==> run a <==
==> flow/design.v <==
`default_nettype none
module spm #(parameter size = 32)(
    input wire              clk, 
    input wire              rst,
    input wire              clr,
    input wire              y,
    input wire [size-1:0]   x,
    output wire             p
);
    wire[size-1:1] pp;
    wire[size-1:0] xy;
    genvar i;
    CSADD csa0 (.clk(clk), .rst(rst), .clr(clr), .x(x[0]&y), .y(pp[1]), .sum(p));
    generate 
        for(i=1; i<size-1; i=i+1) begin
            CSADD csa (.clk(clk), .rst(rst), .clr(clr), .x(x[i]&y), .y(pp[i+1]), .sum(pp[i]));
        end 
    endgenerate
    TCMP tcmp (.clk(clk), .rst(rst), .clr(clr), .a(x[size-1]&y), .s(pp[size-1]));
endmodule
module CSADD(
    input wire  clk, 
    input wire  rst,
    input wire  clr,
    input wire  x, 
    input wire  y,
    output reg  sum
);
    reg sc;
    wire hsum1, hco1;
    assign hsum1 = y ^ sc;
    assign hco1 = y & sc;
    wire hsum2, hco2;
    assign hsum2 = x ^ hsum1;
    assign hco2 = x & hsum1;
    always @(posedge clk or posedge rst) begin
        if (rst) begin
            sum <= 1'b0;
            sc <= 1'b0;
        end
        else if (clr) begin
            sum <= 1'b0;
            sc <= 1'b0;
        end
        else begin
            sum <= hsum2;
            sc <= hco1 ^ hco2;
        end
    end
endmodule
module TCMP (
    input wire  clk, 
    input wire  rst,
    input wire  clr,
    input wire  a, 
    output reg  s
);
    reg z;
    always @(posedge clk or posedge rst) begin
        if (rst) begin
            s <= 1'b0;
            z <= 1'b0;
        end
        else if (clr) begin
            s <= 1'b0;
            z <= 1'b0;
        end
        else begin
            z <= a | z;
            s <= a ^ z;
        end
    end
endmodule
`default_nettype none
module mul32 (
    input wire          clk,
    input wire          rst,
    input wire          start,
    input wire  [31:0]  mc,
    input wire  [31:0]  mp,
    output reg  [63:0]  p,
    output wire         done
);
    wire        pw;
    reg [31:0]  Y;
    reg [7:0]   cnt, ncnt;
    reg [1:0]   state, nstate;
    localparam  IDLE=0, RUNNING=1, DONE=2;
    always @(posedge clk or posedge rst)
        if(rst)
            state  <= IDLE;
        else 
            state <= nstate;
    always @*
        case(state)
            IDLE    :   if(start) nstate = RUNNING; else nstate = IDLE;
            RUNNING :   if(cnt == 64) nstate = DONE; else nstate = RUNNING; 
            DONE    :   if(start) nstate = RUNNING; else nstate = DONE;
            default :   nstate = IDLE;
        endcase
    always @(posedge clk)
        cnt <= ncnt;
    always @*
        case(state)
            IDLE    :   ncnt = 0;
            RUNNING :   ncnt = cnt + 1;
            DONE    :   ncnt = 0;
            default :   ncnt = 0;
        endcase
    always @(posedge clk or posedge rst)
        if(rst)
            Y <= 32'b0;
        else if((start == 1'b1)) 
            Y <= mp;
        else if(state==RUNNING) 
            Y <= (Y >> 1);
    always @(posedge clk) 
        if(start)
            p <= 64'b0;
        else if(state==RUNNING)
            p <= {pw, p[63:1]};
    wire y = (state==RUNNING) ? Y[0] : 1'b0;
    spm #(.size(32)) spm32(
        .clk(clk),
        .rst(rst),
        .clr(start),
        .x(mc),
        .y(y),
        .p(pw)
    );
    assign done = (state == DONE);
endmodule
`default_nettype none
module user_proj_mul32 
(
    input wb_clk_i,
    input wb_rst_i,
    input wbs_stb_i,
    input wbs_cyc_i,
    input wbs_we_i,
    input [3:0] wbs_sel_i,
    input [31:0] wbs_dat_i,
    input [31:0] wbs_adr_i,
    output reg wbs_ack_o,
    output reg [31:0] wbs_dat_o,
    output [2:0] irq
);
    reg start;
    wire done;
    wire sys_clk;
    localparam MC_OFF = 8'h00, MP_OFF = 8'h04, P0_OFF = 8'h08, P1_OFF = 8'h0C;
    reg  [31:0]         MP, MC;
    wire [63:0]         P;
    wire                valid           = wbs_stb_i & wbs_cyc_i;
    wire                we              = wbs_we_i && valid;
    wire                re              = ~wbs_we_i && valid;
    wire [3:0]          byte_wr_en      = wbs_sel_i & {4{we}}; 
    wire                we_mp_reg       = we & (wbs_adr_i[7:0] == MP_OFF);
    wire                we_mc_reg       = we & (wbs_adr_i[7:0] == MC_OFF);
    wire                re_mp_reg       = re & (wbs_adr_i[7:0] == MP_OFF);
    wire                re_mc_reg       = re & (wbs_adr_i[7:0] == MC_OFF);
    wire                re_p0_reg       = re & (wbs_adr_i[7:0] == P0_OFF);
    wire                re_p1_reg       = re & (wbs_adr_i[7:0] == P1_OFF);
    assign sys_clk = wb_clk_i;
    always @(posedge sys_clk or posedge wb_rst_i) begin  
        if(wb_rst_i)
            MC <= 32'h0;
        else if(we_mc_reg)  
            MC <= wbs_dat_i;
    end
    always @(posedge sys_clk or posedge wb_rst_i) begin  
        if(wb_rst_i)
            MP <= 32'h0;
        else if(we_mp_reg) 
            MP <= wbs_dat_i;
    end 
    always @(posedge sys_clk or posedge wb_rst_i) begin  
        if(wb_rst_i)
            wbs_ack_o <= 0;
        else
        begin
            if ((we_mc_reg || we_mp_reg || (re_p0_reg && done) || (re_p1_reg && done)))
            begin
                wbs_ack_o <=1;
            end
            else 
                wbs_ack_o <=0; 
        end
    end
    always@(posedge sys_clk or posedge wb_rst_i) begin
        if(wb_rst_i)
            wbs_dat_o <= 32'hDEADBEEF;
        else
        begin
            if (re_p0_reg)
                wbs_dat_o <= P[31:0];
            else if (re_p1_reg)
                 wbs_dat_o <= P[63:32];
            else if (re_mp_reg)
                 wbs_dat_o <= MP;
            else if (re_mc_reg)
                 wbs_dat_o <= MC;
            else
               wbs_dat_o <= 32'hDEADBEEF; 
        end
    end
    always @(posedge sys_clk) 
        start <= (we_mp_reg && wbs_ack_o) ? 1'b1 : 1'b0;
    assign irq = 3'b000;	 
    mul32 mul (
        .clk(wb_clk_i),
        .rst(wb_rst_i),
        .start(start),
        .mc(MC),
        .mp(MP),
        .p(P),
        .done(done)
    );
endmodule
==> flow/run.sh <==
#!/bin/bash
# the make line also repeats each setting of config.mk as NAME=value (left out here)
make -C /OpenROAD-flow-scripts/flow DESIGN_CONFIG=/design/flow/config.mk WORK_HOME=/design/flow/orfs CLKGATE_MAP_FILE= finish
==> flow/config.mk <==
export PLATFORM = sky130hd
export DESIGN_NAME = user_proj_mul32
export DESIGN_NICKNAME = user_proj_mul32
export VERILOG_FILES = /design/flow/design.v
export SDC_FILE = /design/flow/constraint.sdc
export NUM_CORES = 4
export LEC_CHECK = 0
export ABC_AREA = 1
export CAP_MARGIN = 35
export CELL_PAD_IN_SITES_DETAIL_PLACEMENT = 2
export CELL_PAD_IN_SITES_GLOBAL_PLACEMENT = 1
export CORE_MARGIN = 2
export CORE_UTILIZATION = 26
export CTS_CLUSTER_DIAMETER = 35
export GPL_ROUTABILITY_DRIVEN = 0
export GPL_TIMING_DRIVEN = 1
export MIN_ROUTING_LAYER = met2
export PLACE_DENSITY = 0.45
export SLEW_MARGIN = 20
export TNS_END_PERCENT = 35
==> flow/constraint.sdc <==
create_clock -name core_clock -period 5.66 [get_ports {wb_clk_i}]
set_input_delay 1.1320 -clock core_clock [delete_from_list [all_inputs] [get_ports {wb_clk_i}]]
set_output_delay 1.1320 -clock core_clock [all_outputs]
set_load 0.01 [all_outputs]
==> run b: changes against run a <==
Settings changed: ABC_AREA 1 to unset, CAP_MARGIN 35 to 40, CELL_PAD_IN_SITES_DETAIL_PLACEMENT 2 to unset, CELL_PAD_IN_SITES_GLOBAL_PLACEMENT 1 to unset, CORE_UTILIZATION 26 to 22, CTS_CLUSTER_DIAMETER 35 to 358, GPL_ROUTABILITY_DRIVEN 0 to unset, GPL_TIMING_DRIVEN 1 to 0, PLACE_DENSITY 0.45 to 0.59, SLEW_MARGIN 20 to 35, TNS_END_PERCENT 35 to unset.
==> flow/constraint.sdc (replaced) <==
create_clock -name core_clock -period 10.0 [get_ports {wb_clk_i}]
set_input_delay 2.0000 -clock core_clock [delete_from_list [all_inputs] [get_ports {wb_clk_i}]]
set_output_delay 2.0000 -clock core_clock [all_outputs]
set_load 0.01 [all_outputs]
==> run c: changes against run a <==
Settings changed: ABC_AREA 1 to unset, CAP_MARGIN 35 to 20, CELL_PAD_IN_SITES_DETAIL_PLACEMENT 2 to unset, CELL_PAD_IN_SITES_GLOBAL_PLACEMENT 1 to unset, CORE_UTILIZATION 26 to 40, CTS_CLUSTER_DIAMETER 35 to unset, GPL_ROUTABILITY_DRIVEN 0 to unset, GPL_TIMING_DRIVEN 1 to unset, MIN_ROUTING_LAYER met2 to unset, PLACE_DENSITY 0.45 to unset, TNS_END_PERCENT 35 to unset.
==> flow/constraint.sdc (replaced) <==
create_clock -name core_clock -period 4.5 [get_ports {wb_clk_i}]
set_input_delay 0.9000 -clock core_clock [delete_from_list [all_inputs] [get_ports {wb_clk_i}]]
set_output_delay 0.9000 -clock core_clock [all_outputs]
set_load 0.01 [all_outputs]
==> impl_metrics.json <==
{
  "max_stage_delay_ps": 640,
  "seq_cell_power_mw": 2.43,
  "outcome": "timing/DRC/antenna clean",
  "chipWidth_um": 173.1,
  "static-leakage-power_nw": 6.150,
  "comb_power_mw": 0.136,
  "ys_seq_frac": 0.5595,
  "setup_ws_ps": 1640,
  "post-route-min-period_ps": 2860,
  "avgSynthCellArea_um2": 13.33
}
(the above is from run c)
==> impl_metrics.json <==
{
  "yosysTopAreaCell": "dfrtp_1",
  "core_util_floorplan": 0.2229,
  "comb_power_mw": 0.0660,
  "ys_seq_frac": 0.5595,
  "outcome": "timing/DRC/antenna clean",
  "post-route-min-period_ps": 4060,
  "seq_cell_power_mw": 1.09,
  "static-leakage-power_nw": 6.129,
  "avgSynthCellArea_um2": 13.33,
  "cts_buffers": 27,
  "clockBufferDepth": 3,
  "nets": 1077,
  "xor_share": 0.002298
}
(the above is from run b)
==> impl_metrics.json <==
{
  "post-route-min-period_ps": 3431,
  "seq_cell_power_mw": 1.94,
  "critPathTopFamily": "buffers and inverters",
  "nets": 1529,
  "clkLatencyLatePin_ps": 580,
  "avgSynthCellArea_um2": 8.782,
  "grt_usage": 0.2578,
  "max_stage_delay_ps": 850,
  "setup_ws_ps": 2229,
  "p_per_area_nw_per_um2": 386.0,
  "ys_sh_simple": 0.2017,
  "outcome": "timing/DRC/antenna clean",
  "chipWidth_um": 216.5,
  "wl_mm": 38.92,
  "comb_power_mw": 0.124,
  "ys_seq_frac": 0.5449
}
(the above is from run a)

---

==> branch juniper: inputs <==
// user_proj_mul32: RTL as listed in full above, without the edits since
export LEC_CHECK = 0
export ABC_AREA = 1
export CAP_MARGIN = 20
export CORE_MARGIN = 2
export CORE_UTILIZATION = 70
export CTS_CLUSTER_DIAMETER = 59
export CTS_CLUSTER_SIZE = 15
export SLEW_MARGIN = 20
create_clock -name core_clock -period 6.23 [get_ports {wb_clk_i}]
run.sh (not shown) runs the stock make flow with config.mk's settings and CLKGATE_MAP_FILE=.
==> inputs of branch ember, as changes to branch juniper <==
ABC_AREA = unset   (was 1)
CORE_UTILIZATION = 40   (was 70)
CTS_CLUSTER_DIAMETER = unset   (was 59)
CTS_CLUSTER_SIZE = unset   (was 15)
==> flow/constraint.sdc (replaced) <==
create_clock -name core_clock -period 10.0 [get_ports {wb_clk_i}]
set_input_delay 2.0000 -clock core_clock [delete_from_list [all_inputs] [get_ports {wb_clk_i}]]
set_output_delay 2.0000 -clock core_clock [all_outputs]
set_load 0.01 [all_outputs]
==> inputs of branch sierra, as changes to branch juniper <==
ABC_AREA = unset   (was 1)
CELL_PAD_IN_SITES_GLOBAL_PLACEMENT = 1   (was unset)
CORE_UTILIZATION = 58   (was 70)
CTS_CLUSTER_DIAMETER = 35   (was 59)
CTS_CLUSTER_SIZE = unset   (was 15)
PLACE_DENSITY_LB_ADDON = 0.02   (was unset)
==> flow/constraint.sdc (replaced) <==
create_clock -name core_clock -period 2.7 [get_ports {wb_clk_i}]
set_input_delay 0.5400 -clock core_clock [delete_from_list [all_inputs] [get_ports {wb_clk_i}]]
set_output_delay 0.5400 -clock core_clock [all_outputs]
set_load 0.01 [all_outputs]
==> results <==
Total routing resource utilization after global routing: branch juniper 30.7%; branch ember 15.0%; branch sierra 22.7%
Status: branch juniper timing/DRC/antenna clean; branch ember timing/DRC/antenna clean; branch sierra timing/DRC/antenna clean
Number of logic inverters in the finished layout: branch juniper 174; branch ember 8; branch sierra 8
Iteration-0 DRC Markers: branch juniper 1129; branch ember 352; branch sierra 333
Slew at the pin closest to its max-slew limit: branch juniper 1.08 ns; branch ember 0.992 ns; branch sierra 0.626 ns
Endpoint with the worst hold slack: branch juniper mul.state[0]; branch ember mul.cnt[0]; branch sierra mul.state[0]
Register fraction of the total cell area: branch juniper 48.8%; branch ember 47.6%; branch sierra 45.7%
Non-filler cells in the finished layout: branch juniper 1599; branch ember 1321; branch sierra 1242
Met2 Resource Use GR: branch juniper 46.2%; branch ember 22.9%; branch sierra 36.5%
Avg Cell Area, Syn: branch juniper 8.78 um^2; branch ember 13.3 um^2; branch sierra 13.3 um^2
Std-Cell Core Area: branch juniper 16500 um^2; branch ember 27900 um^2; branch sierra 19400 um^2
Xor and xnor fraction of the mapped netlist area: branch juniper 0%; branch ember 0.230%; branch sierra 0.230%
Yosys cell count: branch juniper 1337; branch ember 858; branch sierra 858
Final standard cell utilization of the core: branch juniper 79.7%; branch ember 48.2%; branch sierra 72.2%
Chip footprint: branch juniper 17800 um^2; branch ember 30000 um^2; branch sierra 20900 um^2
Die extent in x: branch juniper 134 um; branch ember 173 um; branch sierra 144 um
Data required, critical path: branch juniper 6.60 ns; branch ember 10.42 ns; branch sierra 3.07 ns
Largest net degree at the start of global routing: branch juniper 197; branch ember 129; branch sierra 113
Number of iterations in the first detailed-routing pass: branch juniper 5; branch ember 4; branch sierra 4

---

==> run F: inputs <==
RTL: the design.v shown in full above, as it stands there.
Settings: LEC_CHECK=0, CAP_MARGIN=20, CORE_MARGIN=2, CORE_UTILIZATION=72, CTS_CLUSTER_SIZE=29, HOLD_SLACK_MARGIN=0.29, PLACE_DENSITY_LB_ADDON=0.01, SETUP_SLACK_MARGIN=0.71, SLEW_MARGIN=20, TNS_END_PERCENT=80; clock period 2.52 ns.
==> inputs of run A, as changes to run F <==
==> flow/config.mk (replaced) <==
export PLATFORM = sky130hd
export DESIGN_NAME = user_proj_mul32
export DESIGN_NICKNAME = user_proj_mul32
export VERILOG_FILES = /design/flow/design.v
export SDC_FILE = /design/flow/constraint.sdc
export NUM_CORES = 4
export LEC_CHECK = 0
export ABC_AREA = 1
export CAP_MARGIN = 20
export CORE_MARGIN = 2
export CORE_UTILIZATION = 72
export CTS_CLUSTER_SIZE = 97
export SETUP_SLACK_MARGIN = 1.41
export SLEW_MARGIN = 20
==> flow/constraint.sdc (replaced) <==
create_clock -name core_clock -period 5.89 [get_ports {wb_clk_i}]
set_input_delay 1.1780 -clock core_clock [delete_from_list [all_inputs] [get_ports {wb_clk_i}]]
set_output_delay 1.1780 -clock core_clock [all_outputs]
set_load 0.01 [all_outputs]
==> inputs of run B, as changes to run F <==
--- a/flow/config.mk
+++ b/flow/config.mk
@@ -10,4 +10,4 @@
 export CORE_UTILIZATION = 72
-export CTS_CLUSTER_SIZE = 29
-export HOLD_SLACK_MARGIN = 0.29
+export CTS_CLUSTER_SIZE = 74
+export HOLD_SLACK_MARGIN = -0.1
 export PLACE_DENSITY_LB_ADDON = 0.01
==> comparison table <==
quantity                                                               run A           run B           run F
Combinational gate power                                              108 uW          277 uW          274 uW
Total number of warnings across the stage logs                            61              58              58
Share of synthesized area occupied by flip-flops and latches           0.545           0.559           0.559
Layout area overhead                                                   13.6%           24.0%           22.0%
Final cycle utilization of the critical path                           0.638           0.793           0.782
Result of the run                                   timing/DRC/antenna clean  timing/DRC/antenna clean  timing/DRC/antenna clean
Worst-case vdd ir drop                                                255 uV          607 uV          648 uV
Critical Path Max Stage Delay                                        0.86 ns         0.62 ns         0.58 ns
Maximum fanout count along the critical path                              33               6               6
ClkCell Share                                                         0.0621          0.0611          0.0606
Total wirelength of the detailed-routed design                28,500 microns  30,600 microns  28,000 microns
X dimension of the die                                           132 microns     130 microns     130 microns
Yosys cell count                                                       1,337             858             858
Final instance count without filler cells                              1,605           1,213           1,197
Power is estimated from default activity; no workload was simulated.
